<file path="design/flow/design.v">
module half_addr(
    input a,
    input b,
    output sum,
    output carry  
);
assign sum = a ^ b;
assign carry = a & b;
endmodule
module full_addr(
    input a,
    input b,
    input cin,  
    output sum,
    output carry  
);
assign sum = a ^ b ^ cin;
assign carry = (a & b) | (cin & (a ^ b));
endmodule
module i4_addr(
    input  [3:0] a,           
    input  [3:0] b,           
    input        cin,         
    input        valid_in,    
    output [3:0] sum,         
    output       group_g,     
    output       group_p,     
    output       ready_out    
);
wire [3:0] g, p;
assign g = a & b;           
assign p = a | b;           
wire c1, c2, c3;
assign c1 = g[0] | (p[0] & cin);
assign c2 = g[1] | (p[1] & g[0]) | (p[1] & p[0] & cin);
assign c3 = g[2] | (p[2] & g[1]) | (p[2] & p[1] & g[0]) | (p[2] & p[1] & p[0] & cin);
assign group_g = g[3] | (p[3] & g[2]) | (p[3] & p[2] & g[1]) | (p[3] & p[2] & p[1] & g[0]);
assign group_p = p[3] & p[2] & p[1] & p[0];
assign sum[0] = a[0] ^ b[0] ^ cin;
assign sum[1] = a[1] ^ b[1] ^ c1;
assign sum[2] = a[2] ^ b[2] ^ c2;
assign sum[3] = a[3] ^ b[3] ^ c3;
reg ready_out_reg;
always @(*) begin
    if (valid_in) begin
        ready_out_reg = 1'b1;
    end else begin
        ready_out_reg = 1'b0;
    end
end
assign ready_out = ready_out_reg;
endmodule
module i8_addr(
    input  [7:0] a,           
    input  [7:0] b,           
    input        cin,         
    input        valid_in,    
    output [7:0] sum,         
    output       group_g,     
    output       group_p,     
    output       ready_out    
);
wire [3:0] a_low  = a[3:0];
wire [3:0] a_high = a[7:4];
wire [3:0] b_low  = b[3:0];
wire [3:0] b_high = b[7:4];
wire c4;                
wire g_low, p_low;      
wire g_high, p_high;    
wire ready_low, ready_high;
i4_addr cla_low(
    .a(a_low), .b(b_low), .cin(cin), .valid_in(valid_in),
    .sum(sum[3:0]), .group_g(g_low), .group_p(p_low), .ready_out(ready_low)
);
i4_addr cla_high(
    .a(a_high), .b(b_high), .cin(c4), .valid_in(valid_in),
    .sum(sum[7:4]), .group_g(g_high), .group_p(p_high), .ready_out(ready_high)
);
assign c4 = g_low | (p_low & cin);
assign group_g = g_high | (p_high & g_low);
assign group_p = p_high & p_low;
assign ready_out = ready_low & ready_high;
endmodule
module i16_add(
    input  [15:0] a,          
    input  [15:0] b,          
    input        valid_in,    
    output [15:0] sum,        
    output       carry_out,   
    output       ready_out    
);
wire [7:0] a_low  = a[7:0];   
wire [7:0] a_high = a[15:8];  
wire [7:0] b_low  = b[7:0];
wire [7:0] b_high = b[15:8];
wire c0, c8;                
wire g_low, p_low;          
wire g_high, p_high;        
wire ready_low, ready_high; 
assign c0 = 1'b0;           
i8_addr cla_low_8bit(
    .a(a_low), .b(b_low), .cin(c0), .valid_in(valid_in),
    .sum(sum[7:0]), .group_g(g_low), .group_p(p_low), .ready_out(ready_low)
);
i8_addr cla_high_8bit(
    .a(a_high), .b(b_high), .cin(c8), .valid_in(valid_in),
    .sum(sum[15:8]), .group_g(g_high), .group_p(p_high), .ready_out(ready_high)
);
assign c8 = g_low | (p_low & c0);                   
assign carry_out = g_high | (p_high & g_low) | (p_high & p_low & c0);  
assign ready_out = ready_low & ready_high;
endmodule
module i16_sub(
    input  [15:0] a,          
    input  [15:0] b,          
    input        valid_in,    
    output [15:0] diff,       
    output       borrow_out,  
    output       ready_out    
);
wire [15:0] b_neg = ~b;  
wire [7:0] a_low  = a[7:0];
wire [7:0] a_high = a[15:8];
wire [7:0] b_low  = b_neg[7:0];
wire [7:0] b_high = b_neg[15:8];
wire c0, c8;               
wire g_low, p_low;         
wire g_high, p_high;       
wire ready_low, ready_high;
wire carry_result;
assign c0 = 1'b1;           
i8_addr cla_low_8bit(
    .a(a_low), .b(b_low), .cin(c0), .valid_in(valid_in),
    .sum(diff[7:0]), .group_g(g_low), .group_p(p_low), .ready_out(ready_low)
);
i8_addr cla_high_8bit(
    .a(a_high), .b(b_high), .cin(c8), .valid_in(valid_in),
    .sum(diff[15:8]), .group_g(g_high), .group_p(p_high), .ready_out(ready_high)
);
assign c8 = g_low | (p_low & c0);
assign carry_result = g_high | (p_high & g_low) | (p_high & p_low & c0);
assign borrow_out = ~carry_result;
assign ready_out = ready_low & ready_high;
endmodule
module i16_mul(
    input signed [15:0] a,    
    input signed [15:0] b,    
    input        valid_in,
    output signed [15:0] prod,  
    output       ready_out
);
wire sign_a = a[15];
wire sign_b = b[15];
wire sign_res = sign_a ^ sign_b;
wire [15:0] abs_a = sign_a ? (~a + 1'b1) : a;
wire [15:0] abs_b = sign_b ? (~b + 1'b1) : b;
reg [15:0] abs_prod;
integer i;
always @(*) begin
    abs_prod = 16'd0;
    for(i = 0; i < 16; i = i + 1) begin
        if(abs_b[i]) begin
            abs_prod = abs_prod + (abs_a << i);
        end
    end
end
assign prod = sign_res ? (~abs_prod + 1'b1) : abs_prod;
assign ready_out = valid_in;
endmodule
module i16_div(
    input signed [15:0] a,    
    input signed [15:0] b,    
    input        valid_in,
    output signed [15:0] quot,  
    output       ready_out
);
wire sign_a = a[15];
wire sign_b = b[15];
wire sign_res = sign_a ^ sign_b;
wire [15:0] abs_a = sign_a ? (~a + 1'b1) : a;
wire [15:0] abs_b = sign_b ? (~b + 1'b1) : b;
reg [15:0] abs_quot;
reg [31:0] temp_r;  
integer i;
always @(*) begin
    temp_r = 32'd0;
    if (abs_b == 0) begin
        abs_quot = 16'hFFFF;  
    end else begin
        abs_quot = 16'd0;
        temp_r = 32'd0;
        for(i = 15; i >= 0; i = i - 1) begin
            temp_r = temp_r << 1;
            temp_r[0] = abs_a[i];  
            if(temp_r >= {16'd0, abs_b}) begin
                temp_r = temp_r - {16'd0, abs_b};
                abs_quot[i] = 1'b1;
            end
        end
    end
end
assign quot = sign_res ? (~abs_quot + 1'b1) : abs_quot;
assign ready_out = valid_in;
endmodule
module calc(
    input clk,  
    input rst_n,  
    input [7:0] num,
    input [2:0] op,
    input start,
    output reg [15:0] result,
    output reg [15:0] display_val,  
    output [2:0] led_op,  
    output reg stop
);
reg [15:0] local_result;
reg local_stop;
localparam ADD = 3'd6;
localparam SUB = 3'd5;
localparam MUL = 3'd4;
localparam DIV = 3'd1;
localparam ENT = 3'd2;
localparam CLR = 3'd3;
reg [15:0] a, b;
reg [2:0] local_op;
assign led_op = local_op;  
wire [15:0] res_add, res_sub, res_mul, res_div;
i16_add u_add(.a(a), .b(b), .valid_in(1'b1), .sum(res_add), .carry_out(), .ready_out());
i16_sub u_sub(.a(a), .b(b), .valid_in(1'b1), .diff(res_sub), .borrow_out(), .ready_out());
i16_mul u_mul(.a(a), .b(b), .valid_in(1'b1), .prod(res_mul), .ready_out());
i16_div u_div(.a(a), .b(b), .valid_in(1'b1), .quot(res_div), .ready_out());
localparam S_INPUT_A = 2'b00;
localparam S_INPUT_B = 2'b01;
reg [2:0] state;
always @(posedge clk) begin
	if (~rst_n) begin
    	local_stop <= 0;
        a <= 0;
        b <= 0;
        local_result <= 0;
        display_val <= 0;
        local_op <= 0;
        state <= S_INPUT_A;
    end else begin
        if (~start&local_stop) begin
        local_stop <= 0;
        end else if (start&~local_stop) begin
            case (state)
            S_INPUT_A: begin
                if (op == CLR) begin
                    a <= 0; b <= 0; display_val <= 0; local_result <= 0; local_op <= 0;
                end else if (op == ADD || op == SUB || op == MUL || op == DIV) begin
                    local_op <= op;
                    b <= 0;
                    state <= S_INPUT_B;
                end else if (op == 0) begin
                    a <= a * 16'd10 + {8'd0, num};
                    display_val <= a * 16'd10 + {8'd0, num};
                end
            end
            S_INPUT_B: begin
                if (op == CLR) begin
                    a <= 0; b <= 0; display_val <= 0; local_result <= 0; local_op <= 0;
                    state <= S_INPUT_A;
                end else if (op == ENT) begin
                    case (local_op)
                    ADD: begin local_result <= res_add; display_val <= res_add; end
                    SUB: begin local_result <= res_sub; display_val <= res_sub; end
                    DIV: begin local_result <= res_div; display_val <= res_div; end
                    MUL: begin local_result <= res_mul; display_val <= res_mul; end
                    endcase
                    a <= 0;
                    local_op <= 0;  
                    state <= S_INPUT_A;
                end else if (op == 0) begin
                    b <= b * 16'd10 + {8'd0, num};
                    display_val <= b * 16'd10 + {8'd0, num};
                end
            end
            endcase
            local_stop <= 1;
        end
    end
end
always @(posedge clk) begin
    result <= local_result;
    stop <= local_stop;
end
endmodule
</file>
<file path="design/flow/run.sh">
#!/bin/bash
# the make line also repeats each setting of config.mk as NAME=value (left out here)
make -C /OpenROAD-flow-scripts/flow DESIGN_CONFIG=/design/flow/config.mk WORK_HOME=/design/flow/orfs CLKGATE_MAP_FILE= finish
</file>
<file path="design/flow/config.mk">
export PLATFORM = sky130hd
export DESIGN_NAME = calc
export DESIGN_NICKNAME = calc
export VERILOG_FILES = /design/flow/design.v
export SDC_FILE = /design/flow/constraint.sdc
export NUM_CORES = 4
export LEC_CHECK = 0
export ABC_AREA = 1
export CAP_MARGIN = 15
export CORE_MARGIN = 2
export CORE_UTILIZATION = 70
export CTS_CLUSTER_DIAMETER = 214
export CTS_CLUSTER_SIZE = 60
export HOLD_SLACK_MARGIN = -0.09
export MAX_ROUTING_LAYER = met5
export PLACE_DENSITY = 0.6
export SETUP_SLACK_MARGIN = -1.07
export SLEW_MARGIN = 20
</file>
<file path="design/flow/constraint.sdc">
create_clock -name core_clock -period 34.9 [get_ports {clk}]
set_input_delay 6.9800 -clock core_clock [delete_from_list [all_inputs] [get_ports {clk}]]
set_output_delay 6.9800 -clock core_clock [all_outputs]
set_load 0.01 [all_outputs]
</file>
==> flow_summary.rst, run 1 <==
Implementation results
======================

.. list-table::
   :header-rows: 1

   * - Metric
     - Value
   * - Post-DP HPWL
     - 114.7 mm
   * - Register area share after synthesis
     - 5.169%
   * - XOR-XNOR Cells, Area Fraction
     - 9.670%
   * - Boundary pin count
     - 50
   * - Count of warnings emitted by yosys
     - 4
   * - Stop err
     - [ERROR DPL-0038] Utilization greater than 100%, impossible to legalize
   * - Average cell area after synthesis
     - 6.083 sq um
   * - Floorplan die height
     - approximately 220 um
   * - Distinct lib cells
     - about 73
   * - Top cells by count
     - sky130_fd_sc_hd__nand2_1 (1258), sky130_fd_sc_hd__inv_1 (717), sky130_fd_sc_hd__ha_1 (484), sky130_fd_sc_hd__o21ai_0 (446), sky130_fd_sc_hd__nor2_1 (443)
   * - Count of standard-cell rows
     - approximately 80
   * - Number of standard cells reported by yosys
     - 5539
   * - Instance tally after logic synthesis
     - 5539
   * - Last stage the flow got to
     - clock tree synthesis (4_1_cts)
   * - Top area cells in the synthesized netlist
     - sky130_fd_sc_hd__ha_1 (18%), sky130_fd_sc_hd__nand2_1 (14%), sky130_fd_sc_hd__inv_1 (8.0%)
   * - RD Place Congestion
     - roughly 1.1
   * - Most frequently used flop master after synthesis
     - sky130_fd_sc_hd__dfxtp_1
   * - Die W
     - 223.4 um
   * - Area fraction in and, or, nand and nor cells
     - 35.55%
   * - Count of library flops with an enable pin
     - 0
   * - Placed Instance Area
     - around 44000 sq um
   * - Post-synthesis adder-cell area fraction
     - 20.23%
   * - Core outline area
     - 47650 sq um
   * - Run status
     - did not finish
   * - Input/output buffers
     - 49
   * - YS chip area
     - 33690 sq um
   * - Die outline area
     - 49900 sq um
   * - Pre-placement core utilization
     - a little over two thirds
   * - Main logic family after synthesis
     - simple AND/OR/NAND/NOR gates
   * - Cell total after placement
     - between 7000 and 8000
   * - Share of async-settable or async-resettable flops after synthesis
     - 0%
   * - Area share of the largest cell type after synthesis
     - 17.97%
   * - DP Worst Slack
     - -5.040 ns
   * - Flops & latches, synth
     - roughly 87
   * - Most area-hungry cell type in the Yosys netlist
     - sky130_fd_sc_hd__ha_1
   * - Nets at Floorplan
     - roughly 6000
   * - Share of synthesized area spent on multiplexers
     - 0%
   * - Compound-gate portion of the synthesized area
     - 18.12%
   * - Post-synthesis instance area
     - 33690 sq um
   * - Cell with the most instances after synthesis
     - sky130_fd_sc_hd__nand2_1
==> inputs of run 2 (changes only) <==
Settings changed: ABC_AREA 1 to default, CAP_MARGIN 15 to 20, CORE_ASPECT_RATIO from default to 1.51, CORE_UTILIZATION 70 to 68, CTS_CLUSTER_DIAMETER 214 to 28, CTS_CLUSTER_SIZE 60 to 34, HOLD_SLACK_MARGIN -0.09 to default, MAX_ROUTING_LAYER met5 to default, PLACE_DENSITY 0.6 to default, SETUP_SLACK_MARGIN -1.07 to 4.94.
Clock period 34.9 ns to 18.7 ns, I/O delays scaled along.
==> run 2 against run 1 <==
Net effect:
- the flow stops in global routing (5_1_grt)
- die area fell by 0.45%
- synthesized cell count down 17%
- area after synthesis fell by 3.4%
==> flow_summary.rst, run 2 <==
Implementation results
======================

.. list-table::
   :header-rows: 1

   * - Metric
     - Value
   * - Average cell area after synthesis
     - 7.043 sq um
   * - Post-DP HPWL
     - 124.4 mm
   * - XOR-XNOR Cells, Area Fraction
     - 10.41%
   * - Global router's overall resource usage
     - just under 100%
   * - Last stage the flow got to
     - global routing (5_1_grt)
   * - Number of buffers on the longest clock path
     - 2
   * - RD Place Congestion
     - between 1 and 1.5
   * - Stop err
     - [ERROR GRT-0116] Global routing finished with congestion. Check the congestion regions in the DRC Viewer.
   * - Share of async-settable or async-resettable flops after synthesis
     - 0%
   * - Count of library flops with an enable pin
     - 0
   * - Residual overflow from global routing
     - 3720
   * - Post-synthesis adder-cell area fraction
     - a little over a fifth
   * - Top cells by count
     - sky130_fd_sc_hd__ha_1 (484), sky130_fd_sc_hd__a21oi_1 (464), sky130_fd_sc_hd__nor2_1 (417), sky130_fd_sc_hd__nand2_1 (360), sky130_fd_sc_hd__o21ai_0 (321)
   * - Run status
     - did not finish
   * - Distinct lib cells
     - 126
   * - Nets at Floorplan
     - about 5200
   * - Count of warnings emitted by yosys
     - 4
   * - Compound-gate portion of the synthesized area
     - 29.76%
   * - Boundary pin count
     - 50
   * - Number of standard cells reported by yosys
     - 4622
   * - Num Clock Sinks
     - just under 90
   * - Register area share after synthesis
     - approximately 5.3%
   * - YS chip area
     - about 33000 sq um
   * - Pre-placement core utilization
     - 68.78%
   * - Die outline area
     - 49680 sq um
   * - Most area-hungry cell type in the Yosys netlist
     - sky130_fd_sc_hd__ha_1
   * - Core outline area
     - 47330 sq um
   * - Die W
     - 182.1 um
   * - Number of buffers inserted by hold repair at cts
     - 0
   * - Area share of the largest cell type after synthesis
     - 18.60%
   * - Most frequently used flop master after synthesis
     - sky130_fd_sc_hd__dfxtp_1
   * - Area fraction in and, or, nand and nor cells
     - 24.64%
   * - Input/output buffers
     - 49
   * - Flops & latches, synth
     - ~87
   * - Root Buffer
     - sky130_fd_sc_hd__clkbuf_16
   * - Floorplan die height
     - approximately 270 um
   * - Cell with the most instances after synthesis
     - sky130_fd_sc_hd__ha_1
   * - Post-synthesis instance area
     - ~33000 sq um
   * - Instance tally after logic synthesis
     - 4622
   * - H-tree Lvls
     - 3
   * - Share of synthesized area spent on multiplexers
     - 3.540%
   * - Count of standard-cell rows
     - 98
   * - Main logic family after synthesis
     - AND-OR/OR-AND gates
   * - Top area cells in the synthesized netlist
     - sky130_fd_sc_hd__ha_1 (19%), sky130_fd_sc_hd__a21oi_1 (7.1%), sky130_fd_sc_hd__xnor2_1 (7.0%)
   * - TritonCTS Buffers
     - 9
[run 2: stage by stage]
step	setup WS, ns	hold WS [ns]	std cells	instance area [sq um]
floorplan	-31.76	0.3306	4622	33380
global placement	-28.43	0.3349	6518	44240
detailed placement	-32.36	0.3427	6518	44240
CTS	-31.37	0.3579	6579	45450
[run 2: what timing repair did]
item                       CTS
cloned                       1
setup endpoints to repair   32
buffers inserted            44
pin swaps                   84
gates resized              127
[run 2: routing by layer]
| metal | GRT usage (%) | GRT overflow |
|---|---|---|
| met3 | 77.05 | 70 |
| met4 | 114.0 | 914 |
| met2 | 125.8 | 2650 |
| met1 | 87.13 | 72 |
| met5 | 51.51 | 14 |
==> inputs of run 3 (changes only) <==
Settings changed: CORE_ASPECT_RATIO 1.51 to default, CORE_MARGIN 2 to 3, CORE_UTILIZATION 68 to 54, CTS_CLUSTER_DIAMETER 28 to default, CTS_CLUSTER_SIZE 34 to default, HOLD_SLACK_MARGIN from default to 0.11, SETUP_SLACK_MARGIN 4.94 to default, SLEW_MARGIN 20 to 35, TNS_END_PERCENT from default to 80.
Clock period 18.7 ns to 43.8 ns, I/O delays scaled along.
==> run 3 against run 2 <==
Net effect:
- the layout now fails its checks (capacitance limit, slew limit, setup timing)
- die area rose by 27%
- area after synthesis did not move
- synthesized cell count did not move
==> flow_summary.rst, run 3 <==
Physical design figures
=======================

.. list-table::
   :header-rows: 1

   * - Metric
     - Value
   * - Cell with the most instances after synthesis
     - sky130_fd_sc_hd__ha_1
   * - Fraction of the core area covered by cells at the end of the flow
     - about four fifths
   * - Instance tally after logic synthesis
     - 4622
   * - Slew at the pin with the worst max-slew slack
     - 1.656 ns
   * - Floorplan die height
     - 251.5 um
   * - Layout area overhead
     - 46.11%
   * - XOR-XNOR Cells, Area Fraction
     - 10.41%
   * - Final hold violation count
     - 0
   * - Cell total after placement
     - 6570
   * - Area share of the largest cell type after synthesis
     - a little under a fifth
   * - Worst Path Max Fanout
     - 8
   * - Antenna-violating nets left
     - 0
   * - Post-route non-filler standard cell count
     - around 6900
   * - Tally of OpenROAD warnings
     - 94
   * - Startpoint of the worst hold path
     - local_result[8]
   * - Signal arrival time at the worst endpoint
     - 50.15 ns
   * - Share of async-settable or async-resettable flops after synthesis
     - 0%
   * - YS chip area
     - 32550 sq um
   * - Number of pins exceeding their max-slew limit in the final report
     - 3
   * - Register area share after synthesis
     - approximately 5.3%
   * - Critical path's most frequent cell
     - sky130_fd_sc_hd__o21ai_2
   * - Remaining routing DRC violations
     - 0
   * - Required time worst endpoint
     - 44.05 ns
   * - Num Clock Sinks
     - a little under 90
   * - Worst stage delay on the critical path
     - 0.48 ns
   * - Setup Viol. Count Final
     - 32
   * - Global router's overall resource usage
     - 40.61%
   * - Slowest-stage cell, CP
     - sky130_fd_sc_hd__or4b_4
   * - Share of synthesized area spent on multiplexers
     - 3.540%
   * - Cell depth of the worst setup path
     - 298
   * - Bufs and invs on worst path
     - 12
   * - Compound-gate portion of the synthesized area
     - 29.76%
   * - Count of warnings emitted by yosys
     - 4
   * - Pre-placement core utilization
     - between 50% and 60%
   * - Reg2Reg Depth
     - 298
   * - Run status
     - finished with violations
   * - Kind of critical path
     - reg -> reg
   * - DRT Pass-1 Iters
     - 12
   * - Via count of the first global-routing pass
     - 41140
   * - Tally of max-capacitance violations
     - 1
   * - Number of vias per cell after detailed routing
     - 6.235
   * - Final setup slack of the worst path
     - -6.099 ns
   * - Main logic family after synthesis
     - AND-OR/OR-AND gates
   * - Endpoint of the lowest-slack register-to-register path
     - display_val[8]
   * - Boundary pin count
     - approximately 50
   * - Post-synthesis adder-cell area fraction
     - 20.94%
   * - Routed length per placed instance
     - just over 20 um
   * - Antenna violations before repair
     - 4
   * - Post-DP HPWL
     - approximately 100 mm
   * - Clock network latency to the later pin of the worst-skew pair
     - 0.35 ns
   * - CTS tree
     - yes
   * - CP startpoint kind
     - flop
   * - Failed Checks
     - capacitance limit, slew limit, setup timing
   * - Average cell area after synthesis
     - 7.043 sq um
   * - Drt total wl
     - 141.8 mm
   * - Skew final
     - roughly 0.0092 ns
   * - Core outline area
     - 59350 sq um
   * - Area fraction in and, or, nand and nor cells
     - between 20% and 30%
   * - R2R Path Start
     - b[1]
   * - Worst reg-to-reg setup slack
     - -6.10 ns
   * - Tcrit/Tclk final
     - 113.9%
   * - Nets at Floorplan
     - 5158
   * - Crit. Startpoint
     - b[1]
   * - Critical path's top delay family
     - AND-OR/OR-AND gates
   * - Endpoint kind of the worst setup timing path
     - flop
   * - Worst rel slew slack
     - -11.22%
   * - Setup crit end
     - display_val[8]
   * - Count of standard-cell rows
     - 89
   * - RD Place Congestion
     - 0.9978
   * - Die outline area
     - 63270 sq um
   * - Total negative slack
     - -183.39 ns
   * - Final critical path time including I/O delays and setup
     - between 40 and 50 ns
   * - Wire length of the first global-routing pass
     - 210.4 mm
   * - Root Buffer
     - sky130_fd_sc_hd__clkbuf_16
   * - Top area cells in the synthesized netlist
     - sky130_fd_sc_hd__ha_1 (19%), sky130_fd_sc_hd__a21oi_1 (7.1%), sky130_fd_sc_hd__xnor2_1 (7.0%)
   * - Worst Hold Depth
     - 0
   * - Overall via count from detail_route
     - 43070
   * - TritonCTS Buffers
     - 9
   * - Count of library flops with an enable pin
     - 0
   * - Most area-hungry cell type in the Yosys netlist
     - sky130_fd_sc_hd__ha_1
   * - Post-synthesis instance area
     - 32550 sq um
   * - Worst min-delay path category
     - reg -> reg
   * - Number of buffers on the longest clock path
     - 2
   * - Most frequently used flop master after synthesis
     - sky130_fd_sc_hd__dfxtp_1
   * - Sink of the worst hold path
     - result[8]
   * - H-tree Lvls
     - 3
   * - Top cells by count
     - sky130_fd_sc_hd__ha_1 (484), sky130_fd_sc_hd__a21oi_1 (464), sky130_fd_sc_hd__nor2_1 (417), sky130_fd_sc_hd__nand2_1 (360), sky130_fd_sc_hd__o21ai_0 (321)
   * - Unrepaired setup endpoints after global routing
     - yes
   * - Number of buffers inserted by hold repair at cts
     - 0
   * - Die W
     - around 250 um
   * - Number of standard cells reported by yosys
     - roughly 4600
   * - Flops & latches, synth
     - between 80 and 90
   * - Distinct lib cells
     - around 130
   * - Residual overflow from global routing
     - 0
   * - Input/output buffers
     - roughly 49
   * - Post-CTS clock slew at the launch and capture registers of the worst setup and hold paths
     - 0.07 ns
   * - Maximum achievable frequency
     - approximately 0.020 GHz
   * - Layout Nets
     - 6662
   * - DRC marker count from the first detailed-route iteration
     - 4431
   * - Largest net degree at the start of global routing
     - around 70
==> run 3: metrics by stage <==
| stage | hold slack [ns] | area [sq um] | setup slack, ns |
|---|---|---|---|
| after floorplan | 0.3306 | 33380 | -6.664 |
| after global placement | 0.3359 | 43560 | -3.008 |
| after detailed placement | 0.3416 | 43570 | -4.593 |
| after CTS | 0.3553 | 46110 | -2.575 |
| after global routing | 0.3621 | 47560 | -8.489 |
| final | 0.3539 | 47570 | -6.099 |
==> run 3: cell type report <==
| cell class | count | area [sq um] |
|---|---|---|
| repair buffers | 1635 | 12510 |
| diodes | 3 | 7.507 |
| well taps | 773 | 967.2 |
| multi-input cells | 4090 | 30890 |
| inverters | 303 | 1150 |
| fillers | 4278 | 11790 |
| clock buffers | 11 | 242.7 |
| flip-flops and latches | 87 | 1752 |
| clock inverters | 5 | 41.29 |
==> run 3: layer usage <==
metal | track usage [%] | vias up | routed length [um]
met3 | 7.113 | 910 | 13650
met1 | 48.85 | 19840 | 54390
met2 | 67.12 | 2416 | 62000
met5 | 0 | - | 178
li1 | - | 19890 | -
met4 | 25.91 | 8 | 11560
==> run 3: what timing repair did <==
| item | in CTS | in global routing |
|---|---|---|
| pin swaps | 137 | 191 |
| hold endpoints to repair | 0 | 0 |
| endpoints found under the setup margin | 32 | 32 |
| setup buffers | 243 | 78 |
| gates cloned | 1 | 0 |
| gates resized | 115 | 208 |
==> inputs of run 4 (changes only) <==
Settings changed: ABC_AREA from default to 1, CORE_MARGIN 3 to 2, CORE_UTILIZATION 54 to 68, HOLD_SLACK_MARGIN 0.11 to default, PLACE_DENSITY from default to 0.6, SLEW_MARGIN 35 to 20, TNS_END_PERCENT 80 to default.
Clock period 43.8 ns to 28.0 ns, I/O delays scaled along.
==> run 4 against run 3 <==
Net effect:
- the flow now stops in clock tree synthesis (4_1_cts)
- area after synthesis grew 3.5%
- die area shrank 19%
- synthesized cell count grew 20%
==> flow_summary.rst, run 4 <==
Implementation results
======================

.. list-table::
   :header-rows: 1

   * - Metric
     - Value
   * - Flops & latches, synth
     - 87
   * - Die W
     - 226.6 um
   * - Distinct lib cells
     - 73
   * - Share of async-settable or async-resettable flops after synthesis
     - 0%
   * - RD Place Congestion
     - about 1.1
   * - Most area-hungry cell type in the Yosys netlist
     - sky130_fd_sc_hd__ha_1
   * - Stop err
     - [ERROR DPL-0038] Utilization greater than 100%, impossible to legalize
   * - Top area cells in the synthesized netlist
     - sky130_fd_sc_hd__ha_1 (18%), sky130_fd_sc_hd__nand2_1 (14%), sky130_fd_sc_hd__inv_1 (8.0%)
   * - Number of standard cells reported by yosys
     - ~5500
   * - Floorplan die height
     - 226.6 um
   * - Run status
     - did not finish
   * - Area share of the largest cell type after synthesis
     - 17.97%
   * - Count of library flops with an enable pin
     - 0
   * - Average cell area after synthesis
     - 6.083 sq um
   * - DP Worst Slack
     - -11.97 ns
   * - Main logic family after synthesis
     - simple AND/OR/NAND/NOR gates
   * - Nets at Floorplan
     - 6075
   * - Die outline area
     - between 50000 and 60000 sq um
   * - Boundary pin count
     - 50
   * - Post-synthesis adder-cell area fraction
     - 20.23%
   * - Cell total after placement
     - 7567
   * - Pre-placement core utilization
     - 68.83%
   * - Cell with the most instances after synthesis
     - sky130_fd_sc_hd__nand2_1
   * - XOR-XNOR Cells, Area Fraction
     - 9.670%
   * - Input/output buffers
     - 49
   * - Share of synthesized area spent on multiplexers
     - 0%
   * - Post-synthesis instance area
     - between 30000 and 40000 sq um
   * - Compound-gate portion of the synthesized area
     - 18.12%
   * - Post-DP HPWL
     - around 120 mm
   * - Top cells by count
     - sky130_fd_sc_hd__nand2_1 (1258), sky130_fd_sc_hd__inv_1 (717), sky130_fd_sc_hd__ha_1 (484), sky130_fd_sc_hd__o21ai_0 (446), sky130_fd_sc_hd__nor2_1 (443)
   * - Register area share after synthesis
     - 5.169%
   * - Count of standard-cell rows
     - 81
   * - Most frequently used flop master after synthesis
     - sky130_fd_sc_hd__dfxtp_1
   * - Instance tally after logic synthesis
     - ~5500
   * - Area fraction in and, or, nand and nor cells
     - 35.55%
   * - YS chip area
     - 33690 sq um
   * - Last stage the flow got to
     - clock tree synthesis (4_1_cts)
   * - Count of warnings emitted by yosys
     - 4
   * - Core outline area
     - 48950 sq um
[run 4: metrics by stage]
step / util, % / instance area (sq um)
3_5_place_dp: 92.91 / 45480
2_1_floorplan: - / 34460
3_3_place_gp: 92.91 / 45480
==> inputs of run 5 (changes only) <==
Settings changed: CAP_MARGIN 20 to 15, CORE_UTILIZATION 68 to 70, CTS_CLUSTER_DIAMETER from default to 214, CTS_CLUSTER_SIZE from default to 86, HOLD_SLACK_MARGIN from default to -0.09, MAX_ROUTING_LAYER from default to met4, SETUP_SLACK_MARGIN from default to 5.0.
Clock period 28.0 ns to 52.0 ns, I/O delays scaled along.
==> run 5 against run 4 <==
Net effect:
- now clean on timing, DRC and antenna
- area after synthesis stayed put
- synthesized cell count is the same
- die area shrank 2.8%
==> flow_summary.rst, run 5 <==
Physical design figures
=======================

.. list-table::
   :header-rows: 1

   * - Metric
     - Value
   * - Sink of the worst hold path
     - result[6]
   * - Count of standard-cell rows
     - 80
   * - Maximum achievable frequency
     - 0.02293 GHz
   * - XOR-XNOR Cells, Area Fraction
     - 9.670%
   * - Register area share after synthesis
     - 5.169%
   * - Reg2Reg Depth
     - 291
   * - Residual overflow from global routing
     - 0
   * - Final antenna diode count
     - 0
   * - Filler cell count in the final layout
     - 4094
   * - Remaining routing DRC violations
     - 0
   * - Overall via count from detail_route
     - 37630
   * - Crit. Startpoint
     - a[0]
   * - Worst Hold Depth
     - 0
   * - Layout Nets
     - slightly above 6000
   * - Total area of multi-input combinational cells
     - 28760 sq um
   * - Final critical path time including I/O delays and setup
     - 43.62 ns
   * - Tally of max-capacitance violations
     - 0
   * - Drt total wl
     - 107.3 mm
   * - Bufs and invs on worst path
     - 32
   * - Setup Viol. Count Final
     - 0
   * - Distinct lib cells
     - 73
   * - YS chip area
     - about 34000 sq um
   * - Fraction of the core area covered by cells at the end of the flow
     - around three quarters
   * - Instance tally after logic synthesis
     - 5539
   * - Number of buffers inserted by hold repair at cts
     - 0
   * - Average cell area after synthesis
     - 6.083 sq um
   * - Cell total after placement
     - 6125
   * - Worst Path Max Fanout
     - 27
   * - Via count of the first global-routing pass
     - between 30000 and 40000
   * - CTS tree
     - yes
   * - Main logic family after synthesis
     - simple AND/OR/NAND/NOR gates
   * - Number of pins exceeding their max-slew limit in the final report
     - 0
   * - Cell with the most instances after synthesis
     - sky130_fd_sc_hd__nand2_1
   * - R2R Path Start
     - a[0]
   * - Worst rel slew slack
     - 32.44%
   * - Flops & latches, synth
     - 87
   * - H-tree Lvls
     - 3
   * - Cell depth of the worst setup path
     - 291
   * - Worst reg-to-reg setup slack
     - 8.38 ns
   * - Tcrit/Tclk final
     - 83.88%
   * - Pre-placement core utilization
     - 70.71%
   * - Final setup slack of the worst path
     - between 8 and 9 ns
   * - Setup crit end
     - local_result[8]
   * - Boundary pin count
     - around 50
   * - Share of synthesized area spent on multiplexers
     - 0%
   * - Share of async-settable or async-resettable flops after synthesis
     - 0%
   * - Number of standard cells reported by yosys
     - about 5500
   * - RD Place Congestion
     - 1.053
   * - Worst min-delay path category
     - reg -> reg
   * - Kind of critical path
     - reg -> reg
   * - Startpoint of the worst hold path
     - local_result[6]
   * - Die W
     - 223.4 um
   * - Post-DP HPWL
     - 83.71 mm
   * - Skew final
     - roughly 0.0065 ns
   * - TritonCTS Buffers
     - 9
   * - Most frequently used flop master after synthesis
     - sky130_fd_sc_hd__dfxtp_1
   * - Compound-gate portion of the synthesized area
     - between 10% and 20%
   * - Most area-hungry cell type in the Yosys netlist
     - sky130_fd_sc_hd__ha_1
   * - Top cells by count
     - sky130_fd_sc_hd__nand2_1 (1258), sky130_fd_sc_hd__inv_1 (717), sky130_fd_sc_hd__ha_1 (484), sky130_fd_sc_hd__o21ai_0 (446), sky130_fd_sc_hd__nor2_1 (443)
   * - Core outline area
     - 47650 sq um
   * - Largest net degree at the start of global routing
     - 41
   * - Floorplan die height
     - 223.4 um
   * - Endpoint of the lowest-slack register-to-register path
     - local_result[8]
   * - Run status
     - no timing/DRC/antenna violations
   * - Number of vias per cell after detailed routing
     - about 6.0
   * - Worst stage delay on the critical path
     - 0.45 ns
   * - Unrepaired setup endpoints after global routing
     - no
   * - Tally of OpenROAD warnings
     - 91
   * - Count of library flops with an enable pin
     - 0
   * - Antenna violations before repair
     - 0
   * - Nets at Floorplan
     - 6075
   * - Endpoint kind of the worst setup timing path
     - flop
   * - Post-CTS clock slew at the launch and capture registers of the worst setup and hold paths
     - 0.07 ns
   * - Post-synthesis adder-cell area fraction
     - 20.23%
   * - Area share of the largest cell type after synthesis
     - 17.97%
   * - DRC marker count from the first detailed-route iteration
     - ~3900
   * - Number of buffers on the longest clock path
     - 2
   * - Layout area overhead
     - 6.647%
   * - Die outline area
     - 49900 sq um
   * - Area fraction in and, or, nand and nor cells
     - 35.55%
   * - Global router's overall resource usage
     - 42.18%
   * - Post-synthesis instance area
     - 33690 sq um
   * - Final hold violation count
     - 0
   * - Root Buffer
     - sky130_fd_sc_hd__clkbuf_16
   * - Num Clock Sinks
     - 87
   * - Post-route non-filler standard cell count
     - slightly above 6000
   * - Input/output buffers
     - 49
   * - Slowest-stage cell, CP
     - sky130_fd_sc_hd__fa_1
   * - Critical path's top delay family
     - simple AND/OR/NAND/NOR gates
   * - Routed length per placed instance
     - 17.22 um
   * - Count of warnings emitted by yosys
     - 4
   * - DRT Pass-1 Iters
     - 7
   * - Signal arrival time at the worst endpoint
     - roughly 44 ns
   * - DP Worst Slack
     - -0.8943 ns
   * - Required time worst endpoint
     - 52.27 ns
   * - Antenna-violating nets left
     - 0
   * - Total area of sequential cells
     - 1744 sq um
   * - Top area cells in the synthesized netlist
     - sky130_fd_sc_hd__ha_1 (18%), sky130_fd_sc_hd__nand2_1 (14%), sky130_fd_sc_hd__inv_1 (8.0%)
   * - Slew at the pin with the worst max-slew slack
     - around 1.0 ns
   * - Clock network latency to the later pin of the worst-skew pair
     - 0.34 ns
   * - CP startpoint kind
     - flop
   * - Critical path's most frequent cell
     - sky130_fd_sc_hd__nand2_1
   * - Wire length of the first global-routing pass
     - 168.5 mm
## run 5: area by class of cell
class | count | area share, %
multi-input cells | 4581 | 80.04
repair buffers | 155 | 3.733
flip-flops and latches | 87 | 4.854
clock buffers | 9 | 0.6268
repair inverters | 8 | 0.1358
well taps | 615 | 2.142
inverters | 771 | 8.239
clock inverters | 7 | 0.2263
## run 5: routing by layer
layer	track usage, %	wire [um]
met5	-	0
met4	14.80	4556
met3	6.032	10440
met2	67.43	47810
met1	54.39	44520
## run 5: stage by stage
stage	area (sq um)	hold WS (ns)	TNS, ns
after floorplan	33690	0.3311	0
after CTS	35010	0.3505	0
after detailed placement	34380	0.3371	-7.102
after global routing	35930	0.3573	0
final	35930	0.3514	0
after global placement	34380	0.3355	0
## run 5: what timing repair did
item,4_1_cts,5_1_grt
buffers inserted,8,60
gates resized,50,117
gates cloned,16,8
pin swaps,9,30
setup endpoints to repair,32,32
==> inputs of run 6 (changes only) <==
Settings changed: CTS_CLUSTER_SIZE 86 to 60, SETUP_SLACK_MARGIN 5.0 to -1.07, TNS_END_PERCENT from default to 75.
Clock period 52.0 ns to 34.8 ns, I/O delays scaled along.
==> run 6 against run 5 <==
Net effect:
- the flow now stops in clock tree synthesis (4_1_cts)
- synthesized cell count stayed put
- area after synthesis did not move
- die area unchanged
==> flow_summary.rst, run 6 <==
Implementation results
======================

.. list-table::
   :header-rows: 1

   * - Metric
     - Value
   * - Run status
     - did not finish
   * - Last stage the flow got to
     - clock tree synthesis (4_1_cts)
   * - Stop err
     - [ERROR DPL-0038] Utilization greater than 100%, impossible to legalize
   * - Flops & latches, synth
     - 87
   * - Number of standard cells reported by yosys
     - 5539
   * - Main logic family after synthesis
     - simple AND/OR/NAND/NOR gates
   * - Area share of the largest cell type after synthesis
     - 17.97%
   * - Post-DP HPWL
     - 116.0 mm
   * - Nets at Floorplan
     - 6075
   * - Most frequently used flop master after synthesis
     - sky130_fd_sc_hd__dfxtp_1
   * - XOR-XNOR Cells, Area Fraction
     - under 10%
   * - Die outline area
     - 49900 sq um
   * - Average cell area after synthesis
     - 6.083 sq um
   * - Post-synthesis adder-cell area fraction
     - 20.23%
   * - Count of warnings emitted by yosys
     - 4
   * - YS chip area
     - 33690 sq um
   * - Top cells by count
     - sky130_fd_sc_hd__nand2_1 (1258), sky130_fd_sc_hd__inv_1 (717), sky130_fd_sc_hd__ha_1 (484), sky130_fd_sc_hd__o21ai_0 (446), sky130_fd_sc_hd__nor2_1 (443)
   * - Most area-hungry cell type in the Yosys netlist
     - sky130_fd_sc_hd__ha_1
   * - RD Place Congestion
     - 1.112
   * - Cell with the most instances after synthesis
     - sky130_fd_sc_hd__nand2_1
   * - Register area share after synthesis
     - just over 5%
   * - Distinct lib cells
     - roughly 73
   * - Share of async-settable or async-resettable flops after synthesis
     - 0%
   * - DP Worst Slack
     - -5.375 ns
   * - Post-synthesis instance area
     - approximately 34000 sq um
   * - Count of library flops with an enable pin
     - 0
   * - Pre-placement core utilization
     - approximately 70%
   * - Compound-gate portion of the synthesized area
     - 18.12%
   * - Floorplan die height
     - 223.4 um
   * - Top area cells in the synthesized netlist
     - sky130_fd_sc_hd__ha_1 (18%), sky130_fd_sc_hd__nand2_1 (14%), sky130_fd_sc_hd__inv_1 (8.0%)
   * - Instance tally after logic synthesis
     - approximately 5500
   * - Count of standard-cell rows
     - 80
   * - Share of synthesized area spent on multiplexers
     - 0%
   * - Area fraction in and, or, nand and nor cells
     - approximately 36%
   * - Input/output buffers
     - slightly below 50
   * - Boundary pin count
     - ~50
   * - Core outline area
     - 47650 sq um
   * - Die W
     - between 200 and 250 um
==> run 6: through the flow <==
step           hold WS (ns)  setup TNS [ns]  area (sq um)  std cells
3_5_place_dp         0.3412         -151.15         44250       7365
2_1_floorplan        0.3311         -181.01         34450       5539
3_3_place_gp         0.3341          -30.45         44250       7365
==> inputs of run 7 (changes only) <==
Settings changed: CAP_MARGIN 15 to 35, CELL_PAD_IN_SITES_DETAIL_PLACEMENT from default to 1, CELL_PAD_IN_SITES_GLOBAL_PLACEMENT from default to 1, CORE_ASPECT_RATIO from default to 1.47, CORE_MARGIN 2 to 9, CORE_UTILIZATION 70 to 40, CTS_CLUSTER_DIAMETER 214 to default, CTS_CLUSTER_SIZE 60 to default, GPL_ROUTABILITY_DRIVEN from default to 0, HOLD_SLACK_MARGIN -0.09 to 0.26, MAX_ROUTING_LAYER met4 to met5, MIN_ROUTING_LAYER from default to met1, PLACE_DENSITY 0.6 to 0.51, SETUP_SLACK_MARGIN -1.07 to default, TNS_END_PERCENT 75 to 15.
Clock period 34.8 ns to 70.1 ns, I/O delays scaled along.
==> run 7 against run 6 <==
Net effect:
- now clean on timing, DRC and antenna
- die area increased by 91%
- area after synthesis unchanged
- synthesized cell count unchanged
==> flow_summary.rst, run 7 <==
Physical design figures
=======================

.. list-table::
   :header-rows: 1

   * - Metric
     - Value
   * - Total negative slack
     - 0 ns
   * - Setup Viol. Count Final
     - 0
   * - Number of buffers on the longest clock path
     - 2
   * - Post-synthesis instance area
     - 33690 sq um
   * - Remaining routing DRC violations
     - 0
   * - Slowest-stage cell, CP
     - sky130_fd_sc_hd__inv_1
   * - Final setup slack of the worst path
     - 15.01 ns
   * - Tally of OpenROAD warnings
     - 91
   * - H-tree Lvls
     - 3
   * - Distinct lib cells
     - 73
   * - Sink of the worst hold path
     - result[1]
   * - Final antenna diode count
     - 0
   * - DRC marker count from the first detailed-route iteration
     - 1618
   * - Num Clock Sinks
     - 87
   * - Post-CTS repair timing setup buffer count
     - 0
   * - Input/output buffers
     - 49
   * - Endpoint kind of the worst setup timing path
     - flop
   * - R2R Path Start
     - a[1]
   * - Post-CTS clock slew at the launch and capture registers of the worst setup and hold paths
     - 0.08 ns
   * - Share of synthesized area spent on multiplexers
     - 0%
   * - Area share of the largest cell type after synthesis
     - 17.97%
   * - Cell depth of the worst setup path
     - 290
   * - Count of library flops with an enable pin
     - 0
   * - Run status
     - no timing/DRC/antenna violations
   * - Cell total after placement
     - 6622
   * - Count of standard-cell rows
     - 128
   * - DRT Pass-1 Iters
     - 5
   * - Worst Path Max Fanout
     - 45
   * - Die W
     - 257.4 um
   * - Setup crit end
     - display_val[14]
   * - Tally of max-capacitance violations
     - 0
   * - Final critical path time including I/O delays and setup
     - 55.09 ns
   * - Most frequently used flop master after synthesis
     - sky130_fd_sc_hd__dfxtp_1
   * - Kind of critical path
     - reg -> reg
   * - Antenna-violating nets left
     - 0
   * - Nets at Floorplan
     - just over 6000
   * - CTS tree
     - yes
   * - Die outline area
     - 95200 sq um
   * - Layout area overhead
     - 4.987%
   * - Worst rel slew slack
     - 28.99%
   * - DP Worst Slack
     - 15.04 ns
   * - Compound-gate portion of the synthesized area
     - a little under a fifth
   * - Flops & latches, synth
     - 87
   * - Core outline area
     - 83120 sq um
   * - Skew final
     - about 0.0095 ns
   * - Post-route cell area
     - 35370 sq um
   * - Main logic family after synthesis
     - simple AND/OR/NAND/NOR gates
   * - Share of async-settable or async-resettable flops after synthesis
     - 0%
   * - Crit. Startpoint
     - a[1]
   * - Routed length per placed instance
     - roughly 20 um
   * - Top cells by count
     - sky130_fd_sc_hd__nand2_1 (1258), sky130_fd_sc_hd__inv_1 (717), sky130_fd_sc_hd__ha_1 (484), sky130_fd_sc_hd__o21ai_0 (446), sky130_fd_sc_hd__nor2_1 (443)
   * - Fin Hold WS
     - 0.3530 ns
   * - Number of buffers inserted by hold repair at cts
     - 0
   * - Post-DP HPWL
     - 113.1 mm
   * - Final hold violation count
     - 0
   * - Tcrit/Tclk final
     - between 70 and 80%
   * - CP startpoint kind
     - flop
   * - Layout Nets
     - just over 6000
   * - Unrepaired setup endpoints after global routing
     - no
   * - Signal arrival time at the worst endpoint
     - 55.38 ns
   * - Placed Instance Area
     - 35050 sq um
   * - Slew at the pin with the worst max-slew slack
     - about 1.1 ns
   * - Number of pins exceeding their max-slew limit in the final report
     - 0
   * - Number of vias per cell after detailed routing
     - roughly 5.5
   * - YS chip area
     - 33690 sq um
   * - Critical path's most frequent cell
     - sky130_fd_sc_hd__nand2_1
   * - Boundary pin count
     - 50
   * - Overall via count from detail_route
     - 36640
   * - Pre-placement core utilization
     - 40.53%
   * - Bufs and invs on worst path
     - 33
   * - Area fraction in and, or, nand and nor cells
     - about 36%
   * - Antenna violations before repair
     - 2
   * - Wire length of the first global-routing pass
     - 210.3 mm
   * - XOR-XNOR Cells, Area Fraction
     - 9.670%
   * - Reg2Reg Depth
     - 290
   * - Number of gates given a new drive strength after cts
     - 0
   * - TritonCTS Buffers
     - 9
   * - Count of warnings emitted by yosys
     - 4
   * - Maximum achievable frequency
     - roughly 0.018 GHz
   * - Worst reg-to-reg setup slack
     - 15.01 ns
   * - Startpoint of the worst hold path
     - local_result[1]
   * - Most area-hungry cell type in the Yosys netlist
     - sky130_fd_sc_hd__ha_1
   * - Worst Hold Depth
     - 0
   * - Fraction of the core area covered by cells at the end of the flow
     - 42.56%
   * - Required time worst endpoint
     - ~70 ns
   * - Worst stage delay on the critical path
     - 0.81 ns
   * - Residual overflow from global routing
     - 0
   * - Top area cells in the synthesized netlist
     - sky130_fd_sc_hd__ha_1 (18%), sky130_fd_sc_hd__nand2_1 (14%), sky130_fd_sc_hd__inv_1 (8.0%)
   * - Number of standard cells reported by yosys
     - between 5000 and 6000
   * - Register area share after synthesis
     - 5.169%
   * - Average cell area after synthesis
     - 6.083 sq um
   * - Global router's overall resource usage
     - 27.47%
   * - Post-route non-filler standard cell count
     - 6639
   * - Via count of the first global-routing pass
     - approximately 38000
   * - Root Buffer
     - sky130_fd_sc_hd__clkbuf_16
   * - Cell with the most instances after synthesis
     - sky130_fd_sc_hd__nand2_1
   * - Critical path's top delay family
     - AND-OR/OR-AND gates
   * - Drt total wl
     - 134.5 mm
   * - Post-synthesis adder-cell area fraction
     - 20.23%
   * - Clock network latency to the later pin of the worst-skew pair
     - 0.37 ns
   * - Endpoint of the lowest-slack register-to-register path
     - display_val[14]
   * - Largest net degree at the start of global routing
     - 46
   * - Instance tally after logic synthesis
     - 5539
   * - Floorplan die height
     - 369.9 um
   * - Worst min-delay path category
     - reg -> reg
run 7: final cells by class:
cell class              instances  area (sq um)
fillers                     11530         47750
inverters                     771          2913
clock inverters                 7         83.83
flip-flops and latches         87          1743
clock buffers                   9         225.2
repair buffers                 94         834.6
well taps                    1105          1383
multi-input cells            4566         28190
run 7: per-layer routing:
layer  track usage (%)  wire length (um)  up-vias
met4             12.56              7327        2
met1             29.71             53730    17550
met2             53.96             70610      554
li1                  -                 -    18280
met3             1.288              2794      261
met5                 0                13        -
==> inputs of run 8 (changes only) <==
Settings changed: ABC_AREA 1 to default, CAP_MARGIN 35 to 15, CELL_PAD_IN_SITES_DETAIL_PLACEMENT 1 to 2, CORE_ASPECT_RATIO 1.47 to default, CORE_UTILIZATION 40 to 22, CTS_CLUSTER_DIAMETER from default to 175, CTS_CLUSTER_SIZE from default to 25, GPL_ROUTABILITY_DRIVEN 0 to 1, GPL_TIMING_DRIVEN from default to 0, HOLD_SLACK_MARGIN 0.26 to default, MAX_ROUTING_LAYER met5 to met4, PLACE_DENSITY 0.51 to default, PLACE_DENSITY_LB_ADDON from default to 0.23, SLEW_MARGIN 20 to 40, TNS_END_PERCENT 15 to 45.
Clock period 70.1 ns to 39.8 ns, I/O delays scaled along.
==> run 8 against run 7 <==
Net effect:
- the layout now fails its checks (setup timing)
- clock skew up 0.0016 ns
- critical path depth up 36
- area after synthesis down 3.4%
- non-clock buffer count up 731
- clock-buffer cell count up 2
- worst hold slack better by 0.0036 ns
==> flow_summary.rst, run 8 <==
Physical design figures
=======================

.. list-table::
   :header-rows: 1

   * - Metric
     - Value
   * - Run status
     - finished with violations
   * - Failed Checks
     - setup timing
   * - Slowest-stage cell, CP
     - sky130_fd_sc_hd__o41ai_1
   * - Num Clock Sinks
     - ~87
   * - Reg2Reg Depth
     - 326
   * - Residual overflow from global routing
     - 0
   * - Cell with the most instances after synthesis
     - sky130_fd_sc_hd__ha_1
   * - Maximum achievable frequency
     - 0.01786 GHz
   * - Endpoint kind of the worst setup timing path
     - flop
   * - Fraction of the core area covered by cells at the end of the flow
     - 30.45%
   * - Top area cells in the synthesized netlist
     - sky130_fd_sc_hd__ha_1 (19%), sky130_fd_sc_hd__a21oi_1 (7.1%), sky130_fd_sc_hd__xnor2_1 (7.0%)
   * - RD Place Congestion
     - 0.8517
   * - Flops & latches, synth
     - 87
   * - Final hold violation count
     - 0
   * - Clock network latency to the later pin of the worst-skew pair
     - 0.37 ns
   * - Critical path's top delay family
     - AND-OR/OR-AND gates
   * - Worst rel slew slack
     - 32.55%
   * - Instance tally after logic synthesis
     - ~4600
   * - Signal arrival time at the worst endpoint
     - 56.28 ns
   * - Worst Path Max Fanout
     - 10
   * - Boundary pin count
     - 50
   * - Crit. Startpoint
     - b[1]
   * - Number of standard cells reported by yosys
     - 4622
   * - Remaining routing DRC violations
     - 0
   * - Antenna-violating nets left
     - 0
   * - Distinct lib cells
     - 126
   * - Critical path's most frequent cell
     - sky130_fd_sc_hd__o21ai_2
   * - Compound-gate portion of the synthesized area
     - 29.76%
   * - YS chip area
     - 32550 sq um
   * - Average cell area after synthesis
     - 7.043 sq um
   * - Count of library flops with an enable pin
     - 0
   * - Nets at Floorplan
     - 5158
   * - Post-CTS clock slew at the launch and capture registers of the worst setup and hold paths
     - 0.07 ns
   * - Share of synthesized area spent on multiplexers
     - 3.540%
   * - Pre-placement core utilization
     - between 20 and 25%
   * - Final antenna diode count
     - 0
   * - Cell depth of the worst setup path
     - 326
   * - Share of async-settable or async-resettable flops after synthesis
     - 0%
   * - Wire length of the first global-routing pass
     - 257.6 mm
   * - DRC marker count from the first detailed-route iteration
     - 2235
   * - Count of standard-cell rows
     - 140
   * - Worst min-delay path category
     - reg -> reg
   * - Root Buffer
     - sky130_fd_sc_hd__clkbuf_16
   * - Core outline area
     - 146300 sq um
   * - Most frequently used flop master after synthesis
     - sky130_fd_sc_hd__dfxtp_1
   * - Startpoint of the worst hold path
     - local_result[0]
   * - Overall via count from detail_route
     - 39790
   * - Routed length per placed instance
     - 24.86 um
   * - DRT Pass-1 Iters
     - 5
   * - Count of warnings emitted by yosys
     - 4
   * - Tcrit/Tclk final
     - 140.7%
   * - Most area-hungry cell type in the Yosys netlist
     - sky130_fd_sc_hd__ha_1
   * - Bufs and invs on worst path
     - 60
   * - Main logic family after synthesis
     - AND-OR/OR-AND gates
   * - Die W
     - 402.7 um
   * - XOR-XNOR Cells, Area Fraction
     - 10.41%
   * - CTS tree
     - yes
   * - Post-route cell area
     - 44530 sq um
   * - Placed Instance Area
     - about 37000 sq um
   * - Filler cell count in the final layout
     - 16940
   * - Skew final
     - ~0.011 ns
   * - Unrepaired setup endpoints after global routing
     - yes
   * - Worst stage delay on the critical path
     - about 0.56 ns
   * - Post-DP HPWL
     - ~120 mm
   * - R2R Path Start
     - b[1]
   * - Area fraction in and, or, nand and nor cells
     - 24.64%
   * - Number of pins exceeding their max-slew limit in the final report
     - 0
   * - Sink of the worst hold path
     - result[0]
   * - Final critical path time including I/O delays and setup
     - 56.00 ns
   * - H-tree Lvls
     - 3
   * - Final setup slack of the worst path
     - -16.20 ns
   * - Layout area overhead
     - 36.79%
   * - Via count of the first global-routing pass
     - approximately 42000
   * - Global router's overall resource usage
     - between 20 and 25%
   * - Setup crit end
     - display_val[10]
   * - Total area of sequential cells
     - about 1800 sq um
   * - Input/output buffers
     - around 48
   * - Largest net degree at the start of global routing
     - 25
   * - Number of vias per cell after detailed routing
     - 5.498
   * - Tally of OpenROAD warnings
     - 92
   * - Register area share after synthesis
     - ~5.3%
   * - Layout Nets
     - 5851
   * - Post-synthesis adder-cell area fraction
     - a little over a fifth
   * - Post-synthesis instance area
     - about 33000 sq um
   * - Drt total wl
     - approximately 180 mm
   * - Antenna violations before repair
     - 0
   * - CP startpoint kind
     - flop
   * - Required time worst endpoint
     - 40.08 ns
   * - Die outline area
     - about 160000 sq um
   * - Floorplan die height
     - 402.7 um
   * - Area share of the largest cell type after synthesis
     - 18.60%
   * - Top cells by count
     - sky130_fd_sc_hd__ha_1 (484), sky130_fd_sc_hd__a21oi_1 (464), sky130_fd_sc_hd__nor2_1 (417), sky130_fd_sc_hd__nand2_1 (360), sky130_fd_sc_hd__o21ai_0 (321)
   * - Slew at the pin with the worst max-slew slack
     - 1.003 ns
   * - Worst Hold Depth
     - 0
   * - Total area of multi-input combinational cells
     - 32010 sq um
   * - Fin Hold WS
     - 0.3566 ns
   * - Worst reg-to-reg setup slack
     - -16.20 ns
   * - Tally of max-capacitance violations
     - 0
   * - Number of buffers on the longest clock path
     - 2
   * - Kind of critical path
     - reg -> reg
   * - TritonCTS Buffers
     - 9
   * - Setup Viol. Count Final
     - 32
   * - Endpoint of the lowest-slack register-to-register path
     - display_val[10]
==> run 8: cell type report <==
cell class	count	area share (%)
repair buffers	693	12.52
clock buffers	11	0.5928
flip-flops and latches	87	3.978
multi-input cells	4089	71.87
well taps	1917	5.386
clock inverters	5	0.1208
inverters	303	2.593
plain buffers	132	2.936
==> run 8: what timing repair did <==
item,in CTS,in global routing
buffers inserted,466,165
setup endpoints to repair,32,32
gates resized,362,223
gates cloned,3,2
hold buffers,0,0
pin swaps,191,217
==> run 8: routing by layer <==
metal / routed length (um) / GRT usage [%]
met5: 0 / -
met4: 8321 / 6.234
met3: 6106 / 1.009
met2: 87060 / 35.22
met1: 78400 / 25.48
==> run 8: stage by stage <==
step,setup TNS (ns),setup WS (ns),instances
final,-501.60,-16.20,7237
after CTS,-442.67,-14.35,7090
after global routing,-564.86,-18.17,7237
after global placement,-805.41,-25.72,6587
after floorplan,-325.02,-10.67,4622
after detailed placement,-773.46,-24.83,6610
==> inputs of run 9 (changes only) <==
Settings changed: CAP_MARGIN 15 to 0, CELL_PAD_IN_SITES_DETAIL_PLACEMENT 2 to default, CELL_PAD_IN_SITES_GLOBAL_PLACEMENT 1 to default, CORE_MARGIN 9 to 2, CORE_UTILIZATION 22 to 72, CTS_CLUSTER_DIAMETER 175 to 233, CTS_CLUSTER_SIZE 25 to 60, GPL_ROUTABILITY_DRIVEN 1 to default, GPL_TIMING_DRIVEN 0 to default, HOLD_SLACK_MARGIN from default to 0.07, MAX_ROUTING_LAYER met4 to default, MIN_ROUTING_LAYER met1 to default, PLACE_DENSITY_LB_ADDON 0.23 to default, SLEW_MARGIN 40 to 20, TNS_END_PERCENT 45 to 90.
Clock period 39.8 ns to 47.6 ns, I/O delays scaled along.
==> run 9 against run 8 <==
Net effect:
- still fails the layout checks on setup timing
- final area is 14% lower
- wire length decreased by 30%
- worst hold slack lost 0.0027 ns
- critical path type unchanged
- critical endpoint is now display_val[6]
- largest cell class unchanged
- highest routed layer is now met5
==> flow_summary.rst, run 9 <==
Physical design figures
=======================

.. list-table::
   :header-rows: 1

   * - Metric
     - Value
   * - Post-CTS clock slew at the launch and capture registers of the worst setup and hold paths
     - 0.07 ns
   * - Top cells by count
     - sky130_fd_sc_hd__ha_1 (484), sky130_fd_sc_hd__a21oi_1 (464), sky130_fd_sc_hd__nor2_1 (417), sky130_fd_sc_hd__nand2_1 (360), sky130_fd_sc_hd__o21ai_0 (321)
   * - Required time worst endpoint
     - about 48 ns
   * - Count of standard-cell rows
     - 77
   * - Critical path's top delay family
     - AND-OR/OR-AND gates
   * - Pre-placement core utilization
     - 73.30%
   * - Flops & latches, synth
     - around 87
   * - Final hold violation count
     - 0
   * - Crit. Startpoint
     - a[3]
   * - Count of library flops with an enable pin
     - 0
   * - Number of vias per cell after detailed routing
     - 7.155
   * - Most frequently used flop master after synthesis
     - sky130_fd_sc_hd__dfxtp_1
   * - Routed length per placed instance
     - 22.76 um
   * - Critical path's most frequent cell
     - sky130_fd_sc_hd__o21ai_2
   * - DRC marker count from the first detailed-route iteration
     - approximately 5300
   * - Post-route non-filler standard cell count
     - ~5500
   * - Boundary pin count
     - 50
   * - Cell depth of the worst setup path
     - 305
   * - Area fraction in and, or, nand and nor cells
     - 24.64%
   * - DRT Pass-1 Iters
     - 9
   * - Layout Nets
     - 5449
   * - Startpoint of the worst hold path
     - local_result[13]
   * - Reg2Reg Depth
     - approximately 310
   * - Bufs and invs on worst path
     - 20
   * - Cell with the most instances after synthesis
     - sky130_fd_sc_hd__ha_1
   * - Input/output buffers
     - 49
   * - Post-synthesis adder-cell area fraction
     - about a fifth
   * - Num Clock Sinks
     - 87
   * - Signal arrival time at the worst endpoint
     - a little under 50 ns
   * - Main logic family after synthesis
     - AND-OR/OR-AND gates
   * - Filler cell count in the final layout
     - around 2600
   * - Distinct lib cells
     - 126
   * - Drt total wl
     - 125.4 mm
   * - Global router's overall resource usage
     - 46.53%
   * - Sink of the worst hold path
     - result[13]
   * - Most area-hungry cell type in the Yosys netlist
     - sky130_fd_sc_hd__ha_1
   * - Fin Hold WS
     - around 0.35 ns
   * - Worst rel slew slack
     - 14.17%
   * - Worst Path Max Fanout
     - 24
   * - Setup Viol. Count Final
     - 32
   * - RD Place Congestion
     - around 1.1
   * - Top area cells in the synthesized netlist
     - sky130_fd_sc_hd__ha_1 (19%), sky130_fd_sc_hd__a21oi_1 (7.1%), sky130_fd_sc_hd__xnor2_1 (7.0%)
   * - Number of buffers on the longest clock path
     - 2
   * - Root Buffer
     - sky130_fd_sc_hd__clkbuf_16
   * - Post-synthesis instance area
     - 32550 sq um
   * - Remaining routing DRC violations
     - 0
   * - TritonCTS Buffers
     - 9
   * - Share of async-settable or async-resettable flops after synthesis
     - 0%
   * - Register area share after synthesis
     - 5.350%
   * - Floorplan die height
     - between 200 and 250 um
   * - Maximum achievable frequency
     - 0.02023 GHz
   * - Skew final
     - between 0.005 and 0.006 ns
   * - Slowest-stage cell, CP
     - sky130_fd_sc_hd__o31ai_1
   * - Final setup slack of the worst path
     - -1.824 ns
   * - XOR-XNOR Cells, Area Fraction
     - between 10% and 20%
   * - Worst Hold Depth
     - 0
   * - Instance tally after logic synthesis
     - 4622
   * - R2R Path Start
     - a[3]
   * - Overall via count from detail_route
     - 39430
   * - CTS tree
     - yes
   * - Die W
     - between 200 and 250 um
   * - DP Worst Slack
     - -1.527 ns
   * - Layout area overhead
     - 18.13%
   * - Failed Checks
     - setup timing
   * - Average cell area after synthesis
     - just over 7 sq um
   * - Area share of the largest cell type after synthesis
     - 18.60%
   * - YS chip area
     - 32550 sq um
   * - Largest net degree at the start of global routing
     - roughly 70
   * - Tally of max-capacitance violations
     - 0
   * - Worst min-delay path category
     - reg -> reg
   * - Compound-gate portion of the synthesized area
     - 29.76%
   * - Antenna-violating nets left
     - 0
   * - Post-route cell area
     - 38460 sq um
   * - Count of warnings emitted by yosys
     - 4
   * - Kind of critical path
     - reg -> reg
   * - Endpoint kind of the worst setup timing path
     - flop
   * - Final critical path time including I/O delays and setup
     - 49.42 ns
   * - Placed Instance Area
     - 35500 sq um
   * - Worst reg-to-reg setup slack
     - -1.82 ns
   * - H-tree Lvls
     - 3
   * - Clock network latency to the later pin of the worst-skew pair
     - ~0.36 ns
   * - Antenna violations before repair
     - 1
   * - Via count of the first global-routing pass
     - approximately 35000
   * - Tally of OpenROAD warnings
     - a little over 90
   * - Share of synthesized area spent on multiplexers
     - 3.540%
   * - Endpoint of the lowest-slack register-to-register path
     - display_val[6]
   * - CP startpoint kind
     - flop
   * - Slew at the pin with the worst max-slew slack
     - around 1.3 ns
   * - Core outline area
     - roughly 44000 sq um
   * - Tcrit/Tclk final
     - 103.8%
   * - Number of pins exceeding their max-slew limit in the final report
     - 0
   * - Worst stage delay on the critical path
     - 0.88 ns
   * - Run status
     - finished with violations
   * - Setup crit end
     - display_val[6]
   * - Wire length of the first global-routing pass
     - 180.1 mm
   * - Cell total after placement
     - 5347
   * - Post-DP HPWL
     - 87.91 mm
   * - Nets at Floorplan
     - 5158
   * - Unrepaired setup endpoints after global routing
     - yes
   * - Number of standard cells reported by yosys
     - approximately 4600
   * - Die outline area
     - 46930 sq um
   * - Total negative slack
     - -46.03 ns
   * - Residual overflow from global routing
     - 0
   * - Fraction of the core area covered by cells at the end of the flow
     - 86.58%
[run 9: metal layers]
metal / share of wire [%] / track usage (%) / up-vias
li1: - / - / 17440
met1: 35 / 56.20 / 17960
met2: 44 / 75.48 / 3005
met3: 12 / 10.18 / 1020
met4: 8.6 / 28.26 / 4
met5: 0.058 / 0 / -
[run 9: final cells by class]
class	instances	area, sq um	area share (%)
Inverter	303	1150	2.990
Clock inverter	7	81.33	0.2115
Tap cell	592	740.7	1.926
Antenna cell	1	2.502	0.006507
Sequential cell	87	1752	4.555
Multi-Input combinational cell	4093	31050	80.73
Timing Repair Buffer	419	3458	8.993
Clock buffer	9	225.2	0.5857
[run 9: repair_timing]
item	4_1_cts	5_1_grt
hold buffers	0	0
setup buffers	51	87
resized	58	286
endpoints found under the hold margin	0	0
cloned	4	5
setup endpoints to repair	32	32
pin swaps	45	222
